Setup of build 57:
// uart_top
module  uart_top(
								input  clk,
								input  rst_n,
								input  din,
								input sw8,
								output  reg  [23:0] pic_out,
								output  reg [16:0] addr,
								output  reg wr_ram,
								output  tx,
								output  reg pic_done,    
								output  reg  pic_download,    
								output  reg [7:0] rgb_led
								);
	wire   dout_vld;
	wire  [7:0] dout;
	reg [3:0] code_p;
	reg  [4:0]  cnt;
	reg  [3:0]  state;
	wire  [3:0]  code;
	wire [7:0]  temp;
	reg [23:0] pic_reg;
	parameter  monitor=0;   
	parameter  second=1 ;
	parameter  third=2 ;
	parameter   fouth=3;
	parameter   fiveth=4;
	parameter   sixth=5;
	parameter   send=6;
	parameter   stop=7;
	assign temp=(dout>8'd57)?(dout-8'd87):(dout-8'd48);
	assign code=temp[3:0];
	always  @ (posedge clk or negedge rst_n)
	    begin
			if  (!rst_n)
			   begin
			      state<=monitor;
				  wr_ram<=1;
				  pic_out<=0;
				  addr<=0;
				  pic_done<=0;
				  end
			else
	case (state)
	monitor:	begin
				   if (dout_vld)
						begin
						    wr_ram<=1;	
							pic_reg[23:20]<=code;
							state<=second;
							code_p<=code;
						end
				 else
  ...
Settings: LEC_CHECK=0, ABC_AREA=1, CAP_MARGIN=0, CORE_MARGIN=2, CORE_UTILIZATION=68, CTS_CLUSTER_DIAMETER=90, GPL_ROUTABILITY_DRIVEN=1, GPL_TIMING_DRIVEN=1, PLACE_DENSITY_LB_ADDON=0.1, SETUP_SLACK_MARGIN=0.66, SLEW_MARGIN=20; clock period 2.26 ns.
run.sh (not shown) runs the stock make flow with config.mk's settings and CLKGATE_MAP_FILE=.
In build 57 the implementation ran to completion but is not tape-out ready, as the final checks report setup timing.
Changes in build 74 relative to build 57:
Settings: removing SETUP_SLACK_MARGIN (formerly 0.66); setting CTS_CLUSTER_SIZE to 59 for the first time; changing CORE_UTILIZATION from 68 to 72; setting PLACE_DENSITY to 0.36 for the first time; removing PLACE_DENSITY_LB_ADDON (formerly 0.1).
## What came out
- In the tables for build 74 and build 57, sequential share of layout area reads higher with build 74.
- Build 74 has setup TNS after final layout above what build 57 had.
- The flow completed for build 74, but it is not clean: the layout still shows setup timing.
- The higher relative area change from synthesis to final layout came out of build 57.
- Taking build 57 as the reference, in build 74 H-tree depth reported by CTS about even; area of the core fell about 6%; synthesized area about even; total buffers and inverters traversed by the critical path fell 2; final worst slack rose 0.11 ns.
The following lists how build 87 was set up differently from build 74:
Settings: CTS_CLUSTER_SIZE now 72, was 59; PLACE_DENSITY now 0.61, was 0.36; CTS_CLUSTER_DIAMETER now 260, was 90; SETUP_SLACK_MARGIN now 0.22, previously not set; the clock period (ns, I/O delays scaled along) now 3.02, was 2.26.
## What came out
- Build 87: PASS, flow complete, no timing, DRC or antenna violations
- [compare] base=build 74 new=build 87: maximum number of pins on one net before global-route repair shows a reduction of about 40%; final total power shrank by 2500 µW; final cycle utilization of the critical path went down.
- Utilization ended up 2.2 points lower on build 87 than on build 74.
- From build 74 to build 87 the numbers moved as follows: worst-case setup margin in the final layout now larger, wire length of the first global-routing pass lost 8.3%.
What build 48 does differently from build 87 at the input level:
Settings: a change of CORE_UTILIZATION from 72 to 68; a change of CAP_MARGIN from 0 to 30; a change of the clock period (ns, I/O delays scaled along) from 3.02 to 2.16.
Findings:
Build 48: overall track demand over capacity in global routing 0.97 points above build 87
Minimum clock period in build 48 is 0.16 ns higher than in build 87
Status for build 48 and build 87: clean finish in build 87 only
Diff build 48 and build 87: clock power higher in build 48
Looking at final tally of setup violations, build 48 sits 8 above build 87.
Build 48 vs. build 87: number of global-route vias before repair climbed 8.4%, clock network area share dropped 1.0 points.

* * *

Starting RTL as in the previous note.
Design uart_top, start of the top module:
module  uart_top(
								input  clk,
								input  rst_n,
								input  din,
								input sw8,
								output  reg  [23:0] pic_out,
								output  reg [16:0] addr,
								output  reg wr_ram,
								output  tx,
								output  reg pic_done,    
								output  reg  pic_download,    
								output  reg [7:0] rgb_led
								);
Settings: LEC_CHECK=0, CAP_MARGIN=30, CELL_PAD_IN_SITES_GLOBAL_PLACEMENT=3, CORE_MARGIN=4, CORE_UTILIZATION=61, CTS_CLUSTER_DIAMETER=253, CTS_CLUSTER_SIZE=86, GPL_ROUTABILITY_DRIVEN=1, GPL_TIMING_DRIVEN=0, MAX_ROUTING_LAYER=met4, PLACE_DENSITY_LB_ADDON=0.07, SLEW_MARGIN=20, TNS_END_PERCENT=20; clock period 3.42 ns.
The first run never finished: it broke off in 3_1_place_gp_skip_io with FLW-0024.
Rerun with:
Settings changed: CELL_PAD_IN_SITES_GLOBAL_PLACEMENT 3 to unset, CORE_MARGIN 4 to 2, CORE_UTILIZATION 61 to 71, CTS_CLUSTER_DIAMETER 253 to 228, CTS_CLUSTER_SIZE 86 to unset, GPL_TIMING_DRIVEN 0 to 1, MAX_ROUTING_LAYER met4 to unset, PLACE_DENSITY_LB_ADDON 0.07 to unset, TNS_END_PERCENT 20 to unset.
Clock period 3.42 ns to 3.25 ns, I/O delays scaled along.
The changed run completed, yet does not pass: setup timing. Synthesized cell count does not change. Area after synthesis is unchanged. Die area went down by about a fifth.
Rerun with:
Settings changed: CORE_UTILIZATION 71 to 68, CTS_CLUSTER_DIAMETER 228 to 260, PLACE_DENSITY set to 0.61.
Clock period 3.25 ns to 2.16 ns, I/O delays scaled along.
The changed run completed and failed the layout checks on setup timing.
Final cell count is higher by a few percent.
Clock-buffer cell count is higher by 7.
Wire length is lower by a little under a tenth.
Register-to-register slack got worse by 1.0 ns.
Total power is higher by well over a third.
Setup slack got worse by 1.0 ns.
Combinational power is higher by well over a third.
Cell area is higher by a few percent.
Maximum frequency is higher slightly.
Clock power is higher by well over a third.
Non-clock buffer count is higher by 7.

* * *

Setup of wip/sierra:
Starting RTL as in the previous note.
Design uart_top, start of the top module:
module  uart_top(
								input  clk,
								input  rst_n,
								input  din,
								input sw8,
								output  reg  [23:0] pic_out,
								output  reg [16:0] addr,
								output  reg wr_ram,
								output  tx,
								output  reg pic_done,    
								output  reg  pic_download,    
								output  reg [7:0] rgb_led
								);
clock: 3.42 ns
lec_check: 0
cap_margin: 30
core_margin: 4
core_utilization: 61
cts_cluster_diameter: 260
cts_cluster_size: 98
gpl_routability_driven: 1
gpl_timing_driven: 1
place_density_lb_addon: 0.07
slew_margin: 20
tns_end_percent: 20
For wip/juniper, these inputs were changed with respect to wip/sierra:
Settings: changing TNS_END_PERCENT from 20 to 100; setting CORE_ASPECT_RATIO to 0.5 for the first time; setting SETUP_SLACK_MARGIN to -0.07 for the first time.
==> comparison <==
- Group drawing the most power: registers -> wip/sierra, clock -> wip/juniper
- Die area | wip/juniper > wip/sierra
- wip/sierra vs wip/juniper, critical path capture point: uart_rx.dout[6] vs uart_rx.dout[7]
- Number of cells on the critical path was higher in wip/sierra than in wip/juniper.
- On sequential share of layout area: wip/juniper sits below wip/sierra.
- Compared with wip/sierra, wip/juniper shows clock latency at the later pin of the worst-skew pair lower by 0.11 ns.
- Diff wip/sierra -> wip/juniper | area of all placed cells without fillers | up slightly
- The run showing the greater cell area power density is wip/juniper.
Changes in wip/violet relative to wip/juniper:
Settings: CORE_ASPECT_RATIO removed (was 0.5); TNS_END_PERCENT removed (was 100); GPL_TIMING_DRIVEN changed from 1 to 0; CTS_CLUSTER_SIZE removed (was 98); SETUP_SLACK_MARGIN removed (was -0.07).
==> results <==
Changes observed in wip/violet relative to wip/juniper: non-clock buffer count increased by about 37% relative to the old numbers; routed wire length did not really move; per-cell routed wire length lower; number of filler instances in the final layout went up.
Relative to wip/violet, the following input files were edited for wip/willow:
Settings: PLACE_DENSITY now 0.39, previously not set; PLACE_DENSITY_LB_ADDON no longer set, was 0.07; CORE_ASPECT_RATIO now 1.94, previously not set; GPL_TIMING_DRIVEN now 1, was 0; TNS_END_PERCENT now 20, previously not set; CTS_CLUSTER_SIZE now 98, previously not set; SETUP_SLACK_MARGIN now -0.32, previously not set.
--- outcome ---
- Completing all stages was not enough for wip/willow: its layout failed the final checks because of negative setup slack.
- uart_rx.dout[2] as the capture point of the worst path was reported by wip/violet, and uart_rx.dout[3] by wip/willow.
- [wip/willow vs wip/violet] fraction of power spent switching nets: lower in wip/willow
- Against wip/violet, wip/willow reports a non-clock buffer count that is lower.
- Summary — final cycle utilization of the critical path, wip/willow relative to wip/violet: higher, by 4.1 points.
- On number of cells in the finished layout apart from fillers, the lower figure sits with wip/willow, not wip/violet.
- On final setup skew, wip/willow and wip/violet are basically level.
- Against wip/violet, wip/willow reports a met2 layer usage reported by global route that is higher.
- Post-route cell area: wip/willow vs wip/violet down 1.3%
- The lower total die size of wip/willow and wip/violet is in wip/violet.
- Setup slack is lower on wip/willow
- Sort wip/willow and wip/violet by standard-cell row count, ascending, and wip/violet comes first.
## Diff of input files: wip/fjord against wip/willow
Settings: a deleted CORE_ASPECT_RATIO that had been 1.94; a deleted CTS_CLUSTER_SIZE that had been 98; a change of CTS_CLUSTER_DIAMETER from 260 to 221; a change of CORE_MARGIN from 4 to 2; a deleted TNS_END_PERCENT that had been 20; a change of CORE_UTILIZATION from 61 to 71; a deleted SETUP_SLACK_MARGIN that had been -0.32; a deleted PLACE_DENSITY that had been 0.39; a change of the clock period (ns, I/O delays scaled along) from 3.42 to 3.08.
==> results <==
- From the logs: wip/fjord reached the end of the flow and failed the layout checks with negative setup slack.
- The smallest setup slack after layout number comes out lower for wip/fjord vs wip/willow.
- The placed standard-cell area in wip/fjord sits 0.99% above the value recorded for wip/willow.
- Looking at final design utilization, wip/fjord sits 16 points higher than wip/willow does.
- Critical path depth: wip/fjord > wip/willow
- wip/willow reports its critical-path cell with the highest stage delay as sky130_fd_sc_hd__or3b_2 while wip/fjord reports sky130_fd_sc_hd__or4b_4.
- From wip/fjord to wip/willow, area after synthesis did not move at all.
- Number of well taps is higher on wip/willow
- wip/fjord vs wip/willow on count of buffer and inverter cells on the critical path: wip/fjord is the higher one.
- Cell count came out lower on wip/fjord than on wip/willow.
- Part of the total power dissipated in the clock network, wip/fjord and wip/willow: smaller value in wip/fjord
Relative to wip/fjord, the following input files were edited for wip/delta:
Settings: PLACE_DENSITY newly set to 0.61; CAP_MARGIN changed from 30 to 0; CTS_CLUSTER_DIAMETER changed from 221 to 90; CORE_UTILIZATION changed from 71 to 68; ABC_AREA newly set to 1; the clock period (ns, I/O delays scaled along) changed from 3.08 to 2.26.
Findings:
Every stage of wip/delta finished as expected; the final checks, on the other hand, flagged negative setup slack, which means the layout fails.
Compared with wip/fjord, wip/delta shows via count of the routed design that has gone up by more than 10%.
In the flow results for wip/fjord and wip/delta, the final cell count is larger on wip/delta.
Against wip/fjord, met3 wire length in wip/delta fell by more than a quarter.
Placeable core region: wip/delta vs wip/fjord up 1000 um^2
DRC violation total after the first TritonRoute iteration (wip/delta over wip/fjord): increase, about 22%
sky130_fd_sc_hd__or4b_4 as the slowest cell on the critical path was reported by wip/fjord, and sky130_fd_sc_hd__dfrtp_1 by wip/delta.
Pin count of the biggest net entering global routing on wip/delta is up relative to wip/fjord.
The clock sink count on wip/fjord is in line with that on wip/delta.
When wip/delta is set beside wip/fjord, its number of placement rows turns out to be 2 larger.
wip/fjord -> wip/delta: die boundary width increased by a few percent
Relative to wip/fjord, average footprint of a synthesized cell has decreased by about 25% in wip/delta.
wip/delta: share of synthesized cell area in and-or and or-and compound cells is 0.44 points higher than what wip/fjord reported.

* * *

v57:
uart_top again, from the RTL that the note above started with.
==> flow/config.mk <==
export PLATFORM = sky130hd
export DESIGN_NAME = uart_top
export DESIGN_NICKNAME = uart_top
export VERILOG_FILES = /design/flow/design.v
export SDC_FILE = /design/flow/constraint.sdc
export NUM_CORES = 4
export LEC_CHECK = 0
export CAP_MARGIN = 30
export CELL_PAD_IN_SITES_DETAIL_PLACEMENT = 0
export CELL_PAD_IN_SITES_GLOBAL_PLACEMENT = 3
export CORE_ASPECT_RATIO = 0.9
export CORE_MARGIN = 6
export CORE_UTILIZATION = 61
export CTS_CLUSTER_DIAMETER = 253
export CTS_CLUSTER_SIZE = 55
export GPL_ROUTABILITY_DRIVEN = 1
export GPL_TIMING_DRIVEN = 1
export HOLD_SLACK_MARGIN = 0.02
export MAX_ROUTING_LAYER = met4
export MIN_ROUTING_LAYER = met2
export PLACE_DENSITY_LB_ADDON = 0.07
export SETUP_SLACK_MARGIN = -0.3
export SLEW_MARGIN = 20
export TNS_END_PERCENT = 25
==> flow/constraint.sdc <==
create_clock -name core_clock -period 3.42 [get_ports {clk}]
set_input_delay 0.6840 -clock core_clock [delete_from_list [all_inputs] [get_ports {clk}]]
set_output_delay 0.6840 -clock core_clock [all_outputs]
set_load 0.01 [all_outputs]
Tool error FLW-0024 stopped v57 during global placement without I/O; no final results.
Setup changes, v57 to v30
# v57
export LEC_CHECK = 0
export CAP_MARGIN = 30
export CELL_PAD_IN_SITES_DETAIL_PLACEMENT = 0
export CELL_PAD_IN_SITES_GLOBAL_PLACEMENT = 3
export CORE_ASPECT_RATIO = 0.9
export CORE_MARGIN = 6
export CORE_UTILIZATION = 61
export CTS_CLUSTER_DIAMETER = 253
export CTS_CLUSTER_SIZE = 55
export GPL_ROUTABILITY_DRIVEN = 1
export GPL_TIMING_DRIVEN = 1
export HOLD_SLACK_MARGIN = 0.02
export MAX_ROUTING_LAYER = met4
export MIN_ROUTING_LAYER = met2
export PLACE_DENSITY_LB_ADDON = 0.07
export SETUP_SLACK_MARGIN = -0.3
export SLEW_MARGIN = 20
export TNS_END_PERCENT = 25
create_clock -name core_clock -period 3.42 [get_ports {clk}]
# v30
export LEC_CHECK = 0
export CAP_MARGIN = 30
export CORE_MARGIN = 2
export CORE_UTILIZATION = 65
export CTS_CLUSTER_DIAMETER = 260
export GPL_ROUTABILITY_DRIVEN = 1
export GPL_TIMING_DRIVEN = 1
export SLEW_MARGIN = 20
create_clock -name core_clock -period 3.42 [get_ports {clk}]
--- outcome ---
- [v30] area inside the core boundary fell about 5.4% relative to v57
- Re area share of fa/ha/maj cells after synthesis: no difference whatsoever between v30 and v57.
- Reported for v57 and v30, synthesized area turned out identical to the last digit.
- From v57 to v30 the numbers moved as follows: xor and xnor area share after synthesis barely changed; area enclosed by the die boundary decreased by about 18% relative to the old numbers.
- Taking v57 as the reference, in v30 total of flip-flops plus latches after synthesis held steady; starting density of the core grew by 3.6 points; number of core rows has increased; chip height shrank by 5.9 µm.
- The log for v57 ends in global placement without I/O with error FLW-0024, so the run never completed.
- v30 | status: complete | timing, DRC, antenna: pass
- And-or/or-and share of the synthesized area: v57 vs v30 identical
Here is what was changed in the inputs of v22 compared with v30.
# v30
export LEC_CHECK = 0
export CAP_MARGIN = 30
export CORE_MARGIN = 2
export CORE_UTILIZATION = 65
export CTS_CLUSTER_DIAMETER = 260
export GPL_ROUTABILITY_DRIVEN = 1
export GPL_TIMING_DRIVEN = 1
export SLEW_MARGIN = 20
create_clock -name core_clock -period 3.42 [get_ports {clk}]
# v22
export LEC_CHECK = 0
export ABC_AREA = 1
export CAP_MARGIN = 30
export CELL_PAD_IN_SITES_DETAIL_PLACEMENT = 0
export CELL_PAD_IN_SITES_GLOBAL_PLACEMENT = 3
export CORE_ASPECT_RATIO = 0.9
export CORE_MARGIN = 7
export CORE_UTILIZATION = 61
export CTS_CLUSTER_DIAMETER = 253
export CTS_CLUSTER_SIZE = 55
export GPL_ROUTABILITY_DRIVEN = 1
export GPL_TIMING_DRIVEN = 1
export HOLD_SLACK_MARGIN = 0.02
export MAX_ROUTING_LAYER = met4
export MIN_ROUTING_LAYER = met2
export PLACE_DENSITY_LB_ADDON = 0.07
export SETUP_SLACK_MARGIN = -0.3
export SLEW_MARGIN = 20
export TNS_END_PERCENT = 100
create_clock -name core_clock -period 3.42 [get_ports {clk}]
Results
- v22 never completed, since it errored out during global placement without I/O.
- Tally of unique sky130hd cells used after synthesis went down by more than a quarter going from v30 to v22.
- Between v30 and v22, synthesized cell count increased.
- Going from v30 to v22, post-synthesis sequential area ratio shrinks by 3.1 points.
- Chip area from the yosys synthesis statistics in v22 is 360 µm² higher than in v30
- The synthesized cell area reported for v22 is greater than that of v30 by about 5.4%.
For v37, these inputs were changed with respect to v22:
# v22
export LEC_CHECK = 0
export ABC_AREA = 1
export CAP_MARGIN = 30
export CELL_PAD_IN_SITES_DETAIL_PLACEMENT = 0
export CELL_PAD_IN_SITES_GLOBAL_PLACEMENT = 3
export CORE_ASPECT_RATIO = 0.9
export CORE_MARGIN = 7
export CORE_UTILIZATION = 61
export CTS_CLUSTER_DIAMETER = 253
export CTS_CLUSTER_SIZE = 55
export GPL_ROUTABILITY_DRIVEN = 1
export GPL_TIMING_DRIVEN = 1
export HOLD_SLACK_MARGIN = 0.02
export MAX_ROUTING_LAYER = met4
export MIN_ROUTING_LAYER = met2
export PLACE_DENSITY_LB_ADDON = 0.07
export SETUP_SLACK_MARGIN = -0.3
export SLEW_MARGIN = 20
export TNS_END_PERCENT = 100
create_clock -name core_clock -period 3.42 [get_ports {clk}]
# v37
export LEC_CHECK = 0
export CAP_MARGIN = 30
export CORE_MARGIN = 2
export CORE_UTILIZATION = 68
export CTS_CLUSTER_DIAMETER = 260
export GPL_ROUTABILITY_DRIVEN = 1
export GPL_TIMING_DRIVEN = 1
export PLACE_DENSITY = 0.61
export SLEW_MARGIN = 20
create_clock -name core_clock -period 2.26 [get_ports {clk}]
## What came out
Status v37: flow complete, layout not clean - setup timing. Post-synthesis area per instance for v37: 34% up relative to v22. [diff] chip area, v37 relative to v22: improvement. When the final numbers for v37 and v22 were put side by side, the cell total in the yosys stat output turned out to be greater in v22. From v22 to v37 the numbers moved as follows: post-synthesis xor/xnor area fraction +2.0 points; post-synth net total -about 30%; fraction of the yosys area taken by sequential cells +3.1 points; post-synthesis share of cell area spent on and-or and or-and gates -0.44 points.
Inputs modified between v37 and v33:
# v37
export LEC_CHECK = 0
export CAP_MARGIN = 30
export CORE_MARGIN = 2
export CORE_UTILIZATION = 68
export CTS_CLUSTER_DIAMETER = 260
export GPL_ROUTABILITY_DRIVEN = 1
export GPL_TIMING_DRIVEN = 1
export PLACE_DENSITY = 0.61
export SLEW_MARGIN = 20
create_clock -name core_clock -period 2.26 [get_ports {clk}]
# v33
export LEC_CHECK = 0
export CAP_MARGIN = 30
export CORE_MARGIN = 2
export CORE_UTILIZATION = 70
export CTS_CLUSTER_DIAMETER = 228
export GPL_ROUTABILITY_DRIVEN = 1
export GPL_TIMING_DRIVEN = 1
export SLEW_MARGIN = 20
create_clock -name core_clock -period 3.25 [get_ports {clk}]
==> comparison <==
- None of the runs v37 and v33 ends with a clean layout.
- The flow for v37 finished, though final verification flagged setup timing.
- As far as synthesized cell count goes, v37 and v33 are indistinguishable; the numbers are identical.
- Achievable clock frequency: v33 < v37
- Sort v37 and v33 by register fraction of the total cell area asc -> top: v37
- Compared with v37, in v33 post-layout period usage of the worst path decreased 38 points; final period demand of the worst path went up by 0.22 ns.
- Against v37, wire length on met1 in v33 rose by a little under 10%.
- On v33: final worst hold slack is 0.25 ns lower than what v37 gave.
Power figures rest on the tool's default switching activity, not on a simulated workload.
